== build 97 ==
==> flow/design.v <==
module adc_interface (
    input wire clk,
    input wire rst_n,
    input wire [11:0] adc_data,
    input wire adc_valid,
    output reg [11:0] voltage_fb,
    output reg data_ready
);
    always @(posedge clk or negedge rst_n) begin
        if (!rst_n) begin
            voltage_fb <= 12'd0;
            data_ready <= 1'b0;
        end else begin
            if (adc_valid) begin
                voltage_fb <= adc_data;
                data_ready <= 1'b1;
            end else begin
                data_ready <= 1'b0;
            end
        end
    end
endmodule
module pid_controller #(
    parameter DATA_WIDTH = 12,
    parameter KP = 16'd100,
    parameter KI = 16'd10,
    parameter KD = 16'd5,
    parameter SETPOINT = 12'd2048
)(
    input wire clk,
    input wire rst_n,
    input wire [DATA_WIDTH-1:0] feedback,
    input wire fb_valid,
    output reg [9:0] control_out,
    output reg out_valid
);
    reg signed [DATA_WIDTH:0] error;
    reg signed [DATA_WIDTH:0] prev_error;
    reg signed [31:0] integral;
    reg signed [DATA_WIDTH:0] derivative;
    reg signed [31:0] p_term, i_term, d_term;
    reg signed [31:0] pid_sum;
    always @(posedge clk or negedge rst_n) begin
        if (!rst_n) begin
            error <= 0;
            prev_error <= 0;
            integral <= 0;
            derivative <= 0;
            p_term <= 0;
            i_term <= 0;
            d_term <= 0;
            pid_sum <= 0;
            control_out <= 10'd512;
            out_valid <= 1'b0;
        end else if (fb_valid) begin
            error <= SETPOINT - feedback;
            prev_error <= error;
            if (integral + error > 32'sd100000)
                integral <= 32'sd100000;
            else if (integral + error < -32'sd100000)
                integral <= -32'sd100000;
            else
                integral <= integral + error;
            derivative <= error - prev_error;
            p_term <= ($signed({16'd0, KP}) * error) >>> 8;
            i_term <= ($signed({16'd0, KI}) * integral) >>> 16;
            d_term <= ($signed({16'd0, KD}) * derivative) >>> 8;
            pid_sum <= p_term + i_term + d_term + 32'sd512;
            if (pid_sum > 32'sd1023)
                control_out <= 10'd1023;
            else if (pid_sum < 32'sd0)
                control_out <= 10'd0;
            else
                control_out <= pid_sum[9:0];
            out_valid <= 1'b1;
        end else begin
            out_valid <= 1'b0;
        end
    end
endmodule
module pwm_generator #(
    parameter CLK_FREQ = 100_000_000,
    parameter PWM_FREQ = 100_000,
    parameter PWM_RESOLUTION = 10
)(
    input wire clk,
    input wire rst_n,
    input wire [PWM_RESOLUTION-1:0] duty_cycle,
    output reg pwm_out
);
    localparam COUNTER_MAX = CLK_FREQ / PWM_FREQ;
    reg [$clog2(COUNTER_MAX)-1:0] counter;
    reg [PWM_RESOLUTION-1:0] duty_reg;
    reg [PWM_RESOLUTION-1:0] compare_val;
    always @(posedge clk or negedge rst_n) begin
        if (!rst_n) begin
            counter <= 0;
            duty_reg <= 0;
            compare_val <= 0;
            pwm_out <= 1'b0;
        end else begin
            if (counter < COUNTER_MAX - 1) begin
                counter <= counter + 1;
            end else begin
                counter <= 0;
                duty_reg <= duty_cycle;
            end
            compare_val <= (duty_reg * COUNTER_MAX) >> PWM_RESOLUTION;
            pwm_out <= (counter < compare_val) ? 1'b1 : 1'b0;
        end
    end
endmodule
module buck_converter_top #(
    parameter CLK_FREQ = 100_000_000,
    parameter PWM_FREQ = 100_000,
    parameter V_REF = 12'd2048,
    parameter KP = 16'd100,
    parameter KI = 16'd10,
    parameter KD = 16'd5
)(
    input wire clk,
    input wire rst_n,
    input wire [11:0] adc_data,
    input wire adc_valid,
    output wire pwm_out,
    output wire [11:0] voltage_monitor,
    output wire [9:0] duty_cycle_monitor
);
    wire [11:0] voltage_fb;
    wire adc_ready;
    wire [9:0] duty_cycle;
    wire pid_valid;
    adc_interface adc_if (
        .clk(clk),
        .rst_n(rst_n),
        .adc_data(adc_data),
        .adc_valid(adc_valid),
        .voltage_fb(voltage_fb),
        .data_ready(adc_ready)
    );
    pid_controller #(
        .DATA_WIDTH(12),
        .KP(KP),
        .KI(KI),
        .KD(KD),
        .SETPOINT(V_REF)
    ) pid_ctrl (
        .clk(clk),
        .rst_n(rst_n),
        .feedback(voltage_fb),
        .fb_valid(adc_ready),
        .control_out(duty_cycle),
        .out_valid(pid_valid)
    );
    pwm_generator #(
        .CLK_FREQ(CLK_FREQ),
        .PWM_FREQ(PWM_FREQ),
        .PWM_RESOLUTION(10)
    ) pwm_gen (
        .clk(clk),
        .rst_n(rst_n),
        .duty_cycle(duty_cycle),
        .pwm_out(pwm_out)
    );
    assign voltage_monitor = voltage_fb;
    assign duty_cycle_monitor = duty_cycle;
endmodule
==> flow/config.mk <==
export PLATFORM = sky130hd
export DESIGN_NAME = buck_converter_top
export DESIGN_NICKNAME = buck_converter_top
export VERILOG_FILES = /design/flow/design.v
export SDC_FILE = /design/flow/constraint.sdc
export NUM_CORES = 4
export LEC_CHECK = 0
export CAP_MARGIN = 20
export CORE_MARGIN = 2
export CORE_UTILIZATION = 71
export CTS_CLUSTER_SIZE = 15
export SETUP_SLACK_MARGIN = 0.77
export SLEW_MARGIN = 20
==> flow/constraint.sdc <==
create_clock -name core_clock -period 6.17 [get_ports {clk}]
set_input_delay 1.2340 -clock core_clock [delete_from_list [all_inputs] [get_ports {clk}]]
set_output_delay 1.2340 -clock core_clock [all_outputs]
set_load 0.01 [all_outputs]
run.sh (not shown) runs the stock make flow with config.mk's settings and CLKGATE_MAP_FILE=.
Build 97 completed end to end with timing, DRC and antenna clean.
--- input diff build 97..build 6 ---
--- a/flow/config.mk
+++ b/flow/config.mk
@@ -6,8 +6,7 @@
 export NUM_CORES = 4
 export LEC_CHECK = 0
+export ABC_AREA = 1
 export CAP_MARGIN = 20
 export CORE_MARGIN = 2
-export CORE_UTILIZATION = 71
-export CTS_CLUSTER_SIZE = 15
-export SETUP_SLACK_MARGIN = 0.77
+export CORE_UTILIZATION = 64
 export SLEW_MARGIN = 20
==> flow/constraint.sdc <==
create_clock -name core_clock -period 2.93 [get_ports {clk}]
set_input_delay 0.5860 -clock core_clock [delete_from_list [all_inputs] [get_ports {clk}]]
set_output_delay 0.5860 -clock core_clock [all_outputs]
set_load 0.01 [all_outputs]
Results
Build 97 → build 6: number of distinct standard cells referenced by the synthesized netlist shrank by 32, chip area climbed 18%, utilization after layout has increased.
Build 97 closes out successfully: all stages finished, all timing, DRC and antenna checks passed.
Nothing crashed in build 6 and all stages finished; the problem is that the final layout failed, the offending checks being setup timing.
pid_ctrl.error[12] as the source of the critical timing path was reported by build 97, and pwm_gen.duty_reg[3] by build 6.
Setup changes, build 6 to build 84
--- a/flow/config.mk
+++ b/flow/config.mk
@@ -6,7 +6,6 @@
 export NUM_CORES = 4
 export LEC_CHECK = 0
-export ABC_AREA = 1
 export CAP_MARGIN = 20
 export CORE_MARGIN = 2
-export CORE_UTILIZATION = 64
+export CORE_UTILIZATION = 40
 export SLEW_MARGIN = 20
==> flow/constraint.sdc <==
create_clock -name core_clock -period 10.0 [get_ports {clk}]
set_input_delay 2.0000 -clock core_clock [delete_from_list [all_inputs] [get_ports {clk}]]
set_output_delay 2.0000 -clock core_clock [all_outputs]
set_load 0.01 [all_outputs]
Findings:
- In summary, build 84 completed successfully, with a layout that passed the timing, design-rule and antenna checks.
- Between build 84 and build 6, the post-layout period usage of the worst path is lower for build 84.
- Of build 84 and build 6, build 6 shows the higher routed wire length, with build 84 below it.
- The higher maximum frequency came out of build 6.
- From build 6 to build 84 the numbers moved as follows: number of non-clock buffers shrank by about 90%, wire length of the first global-routing pass shrank by 29%.
- Of build 84 and build 6, the run reporting the lower tapcell count was build 6.
- Re final instance area: build 84 and build 6 aren't equal, and the lower value belongs to build 84.
- Build 84 against build 6: core utilization shrank by 43 points, post-route non-filler standard cell count shrank by 719, mean cell area of the mapped netlist grew by 27%, number of cells on the critical path shrank by 3.
Modified inputs, build 17 compared to build 84
--- a/flow/config.mk
+++ b/flow/config.mk
@@ -6,6 +6,7 @@
 export NUM_CORES = 4
 export LEC_CHECK = 0
-export CAP_MARGIN = 20
+export ABC_AREA = 1
+export CAP_MARGIN = 25
 export CORE_MARGIN = 2
 export CORE_UTILIZATION = 40
-export SLEW_MARGIN = 20
+export SLEW_MARGIN = 15
Notes after the runs:
- Build 17 — worst setup slack 480 ps higher, build 84 as reference
- Diff build 84 -> build 17: minimum clock period after layout lower, detailed-route via count has increased, total non-filler cell area in the finished layout went up by 1200 um2.
- Build 17 vs. build 84: signed area change from the synthesized netlist to the final layout level; buffer count excluding the clock tree in the final layout moved down.
- The final reports for build 17 and build 84 show count of instantiated cells in the yosys netlist higher in the former.
- Build 17: xor and xnor area share after synthesis lower than build 84
#### Input delta (build 58 over build 17)
--- a/flow/config.mk
+++ b/flow/config.mk
@@ -7,6 +7,8 @@
 export LEC_CHECK = 0
 export ABC_AREA = 1
-export CAP_MARGIN = 25
+export CAP_MARGIN = 5
+export CELL_PAD_IN_SITES_GLOBAL_PLACEMENT = 3
 export CORE_MARGIN = 2
 export CORE_UTILIZATION = 40
-export SLEW_MARGIN = 15
+export MIN_ROUTING_LAYER = met2
+export SLEW_MARGIN = 5
--- outcome ---
Global-route usage (lower): build 17. Per the comparison of build 58 with build 17, final worst-path setup slack now smaller, via count went up about 40%, insertion delay at the late pin of the worst-skew pair has increased, final worst-path cycle share now sits higher. Looking at the reports, build 17 completed the entire flow and the layout it produced met the timing, design-rule and antenna checks. Every stage of the flow completed for build 58, and the final layout passed the timing, design-rule and antenna checks. Core occupancy in the finished layout across build 58 and build 17: no real change. Diff build 17 -> build 58 | routed wire length | increase of about 17%.

* * *

RTL: the design.v shown in full above, as it stands there.
make LEC_CHECK=0 CAP_MARGIN=10 CELL_PAD_IN_SITES_DETAIL_PLACEMENT=1 CELL_PAD_IN_SITES_GLOBAL_PLACEMENT=0 CORE_MARGIN=9 CORE_UTILIZATION=33 CTS_CLUSTER_DIAMETER=56 CTS_CLUSTER_SIZE=80 GPL_ROUTABILITY_DRIVEN=1 GPL_TIMING_DRIVEN=1 HOLD_SLACK_MARGIN=0.26 MAX_ROUTING_LAYER=met4 SETUP_SLACK_MARGIN=0.25 SLEW_MARGIN=40 TNS_END_PERCENT=10 finish   # period 6.18 ns
Then changed:
CAP_MARGIN = 20   (was 10)
CELL_PAD_IN_SITES_DETAIL_PLACEMENT = 0   (was 1)
CORE_MARGIN = 3   (was 9)
CORE_UTILIZATION = 52   (was 33)
CTS_CLUSTER_SIZE = default   (was 80)
HOLD_SLACK_MARGIN = default   (was 0.26)
MAX_ROUTING_LAYER = met5   (was met4)
PLACE_DENSITY = 0.51   (was default)
SLEW_MARGIN = 25   (was 40)
TNS_END_PERCENT = default   (was 10)
clock period = 2.94 ns   (was 6.18 ns; I/O delays follow)
Now the flow finished but fails on setup timing.
Maximum frequency came out higher by about a fifth.
Worst setup slack loses 2.6 ns.
Utilization came out higher by 37 points.
Then changed:
CORE_MARGIN = 2   (was 3)
CORE_UTILIZATION = 72   (was 52)
PLACE_DENSITY = 0.67   (was 0.51)
SETUP_SLACK_MARGIN = 1.31   (was 0.25)
clock period = 4.42 ns   (was 2.94 ns; I/O delays follow)
The new run produced a layout that fails on setup timing.
Synthesized area does not change.
Count of clock-buffer cells in the layout came out higher by 1.
Routed wire length came out higher by 14%.
Clock skew came out higher by 0.0077 ns.
Maximum frequency came out lower by 6.6%.
Utilization came out higher by 17 points.
Final cell count came out lower by 15%.
Setup slack is better by 1.2 ns.
Worst hold slack is better by 0.37 ns.
